Design cfs_aligner, start of the top module:
  module cfs_aligner#(
    parameter ALGN_DATA_WIDTH = 32,
    parameter FIFO_DEPTH      = 8,
    localparam int unsigned APB_ADDR_WIDTH    = 16,
    localparam int unsigned APB_DATA_WIDTH    = 32,
    localparam int unsigned ALGN_OFFSET_WIDTH = ALGN_DATA_WIDTH <= 8 ? 1 : $clog2(ALGN_DATA_WIDTH/8),
    localparam int unsigned ALGN_SIZE_WIDTH   = $clog2(ALGN_DATA_WIDTH/8)+1
  ) (
    input wire clk,
    input wire reset_n,
    input wire[APB_ADDR_WIDTH-1:0]    paddr,
    input wire                        pwrite,
    input wire                        psel,
    input wire                        penable,
    input wire[APB_DATA_WIDTH-1:0]    pwdata,
    output wire                       pready,
    output reg[APB_DATA_WIDTH-1:0]    prdata,
    output reg                        pslverr,
    input                             md_rx_valid,
    input[ALGN_DATA_WIDTH-1:0]        md_rx_data,
    input[ALGN_OFFSET_WIDTH-1:0]      md_rx_offset,
    input[ALGN_SIZE_WIDTH-1:0]        md_rx_size,
    output reg                        md_rx_ready,
    output reg                        md_rx_err,
    output reg                        md_tx_valid,
    output reg[ALGN_DATA_WIDTH-1:0]   md_tx_data,
    output reg[ALGN_OFFSET_WIDTH-1:0] md_tx_offset,
    output reg[ALGN_SIZE_WIDTH-1:0]   md_tx_size,
    input                             md_tx_ready,
    input                             md_tx_err,
    output reg                        irq
  );
Size in the first run: ~3500 cells after synthesis, ~750 flip-flops, about 170 I/O pins, roughly 36000 µm² of cells after synthesis.
make LEC_CHECK=0 ABC_AREA=1 CAP_MARGIN=20 CELL_PAD_IN_SITES_DETAIL_PLACEMENT=1 CORE_ASPECT_RATIO=1.28 CORE_MARGIN=6 CORE_UTILIZATION=40 GPL_ROUTABILITY_DRIVEN=1 PLACE_DENSITY=0.4 SETUP_SLACK_MARGIN=2.5 SLEW_MARGIN=15 TNS_END_PERCENT=45 finish   # period 11.9 ns
run.sh (not shown) runs the stock make flow with config.mk's settings and CLKGATE_MAP_FILE=.
The baseline finished clean.
Rerun with:
ABC_AREA = not set   (was 1)
CELL_PAD_IN_SITES_DETAIL_PLACEMENT = not set   (was 1)
CORE_ASPECT_RATIO = not set   (was 1.28)
CORE_MARGIN = 2   (was 6)
CORE_UTILIZATION = 11   (was 40)
GPL_ROUTABILITY_DRIVEN = not set   (was 1)
PLACE_DENSITY = not set   (was 0.4)
SETUP_SLACK_MARGIN = not set   (was 2.5)
SLEW_MARGIN = 20   (was 15)
TNS_END_PERCENT = not set   (was 45)
clock period = 11.8 ns   (was 11.9 ns; I/O delays follow)
What happened: Die size came out higher to 3.4 times its value. Worst hold slack got worse by 0.033 ns. Synthesized area came out lower by about 1.1%. Final area came out higher by about 9%. Count of clock-buffer cells in the layout came out lower by 8. Worst setup slack got worse by 1.0 ns.
Rerun with:
CORE_UTILIZATION = 72   (was 11)
CTS_CLUSTER_SIZE = 40   (was not set)
PLACE_DENSITY = 0.66   (was not set)
clock period = 4.81 ns   (was 11.8 ns; I/O delays follow)
=> This time the run finished with negative setup slack left; cell count fell by 47%; count of clock-buffer cells in the layout rose by 4; routed wire length rose by about 20%; worst hold slack is worse by 0.15 ns; worst setup slack is worse by 3.1 ns; synthesized cell count is unchanged; final area fell by about 5%; non-clock buffer count rose by 237; die area fell by about 80%; utilization rose by 73 points.
Rerun with:
CORE_UTILIZATION = 40   (was 72)
CTS_CLUSTER_SIZE = not set   (was 40)
PLACE_DENSITY = not set   (was 0.66)
clock period = 8.62 ns   (was 4.81 ns; I/O delays follow)
=>
- With this change the flow went through all stages and came out clean
- non-clock buffer count came out lower by 229
- via count came out lower by about a fifth
- setup slack improved by 1.4 ns
- routed wire length came out lower by a quarter to a third
- die size came out higher by well over a third
- hold slack improved by 0.17 ns
- synthesized area stays the same
Rerun with:
CORE_UTILIZATION = 72   (was 40)
CTS_CLUSTER_SIZE = 48   (was not set)
SETUP_SLACK_MARGIN = -0.35   (was not set)
clock period = 4.84 ns   (was 8.62 ns; I/O delays follow)
This time the run produced a layout that fails on negative setup slack. Clock-buffer cell count goes down by 7. Area after synthesis stays the same. Routed wire length goes up by 22%.

---

Setup of run A:
cfs_aligner again, from the RTL that the note above started with.
clock: 4.84 ns
lec_check: 0
cap_margin: 35
core_margin: 2
core_utilization: 72
cts_cluster_size: 48
place_density: 0.64
setup_slack_margin: 0.27
slew_margin: 20
In run A the implementation ran to completion but is not tape-out ready, as the final checks report setup timing.
Setup changes, run A to run B
- a deleted CTS_CLUSTER_SIZE that had been 48
- a change of CAP_MARGIN from 35 to 20
- a deleted PLACE_DENSITY that had been 0.64
- a deleted SETUP_SLACK_MARGIN that had been 0.27
- a change of CORE_UTILIZATION from 72 to 40
- a change of the clock period (ns, I/O delays scaled along) from 4.84 to 10.0
Run B — setup fix buffers added after clock tree synthesis 16 lower, run A as reference
Post-route cell area was higher in the run labelled run A.
Run B did not stop at any stage, and its layout met the timing, design-rule and antenna checks.
Number of buffers created by CTS: run B vs run A up 9
[compare] base=run A new=run B: area added between synthesis and finish shows a reduction of 7.1 points; number of global-route vias before repair shows a reduction of 4,339; routed wire length shows a reduction of 28,000 µm; largest net degree at the start of global routing shows a reduction of 32%.
Run B against run A: hold slack rose 0.11 ns.
For run C, these inputs were changed with respect to run B:
- CTS_CLUSTER_SIZE now 49, previously not set
- CORE_UTILIZATION now 72, was 40
- SETUP_SLACK_MARGIN now 1.14, previously not set
- the clock period (ns, I/O delays scaled along) now 4.98, was 10.0
--- outcome ---
The layout from run C, despite a flow that completed every stage, fails the layout checks, with the failing checks listed as setup timing. Higher longest individual stage delay on the worst path was reported by run B, not run C. | wire length on met3 | run C vs run B | about 260% higher |. On number of optimization iterations in the first detailed-route pass: between run B and run C, it ends up lower for run B. [run C vs run B] core utilization of the finished layout: higher in run C. For the ratio of final minimum period to clock period, run C came in 16 points higher than run B did.
Edits applied to the flow inputs when going from run C to run D:
- putting PLACE_DENSITY at 0.66 where nothing was set
- putting ABC_AREA at 1 where nothing was set
- clearing SETUP_SLACK_MARGIN, which used to be 1.14
- swapping 20 for 5 in SLEW_MARGIN
- clearing CTS_CLUSTER_SIZE, which used to be 49
- swapping 4.98 for 6.25 in the clock period (ns, I/O delays scaled along)
## What came out
Completing all stages was not enough for run D: its layout failed the final checks because of setup timing.
Run C: complete, dirty (setup timing)
NOTE: post-route core utilization in run D falls short of that of run C
From run C to run D the numbers moved as follows: die height now sits higher, final-layout clock-cell area share higher, final cell count without fillers moved up.
The register share of the cell area in run D sits 4.3 points above the value recorded for run C.
Fraction of area in multi-input gates | run D below run C
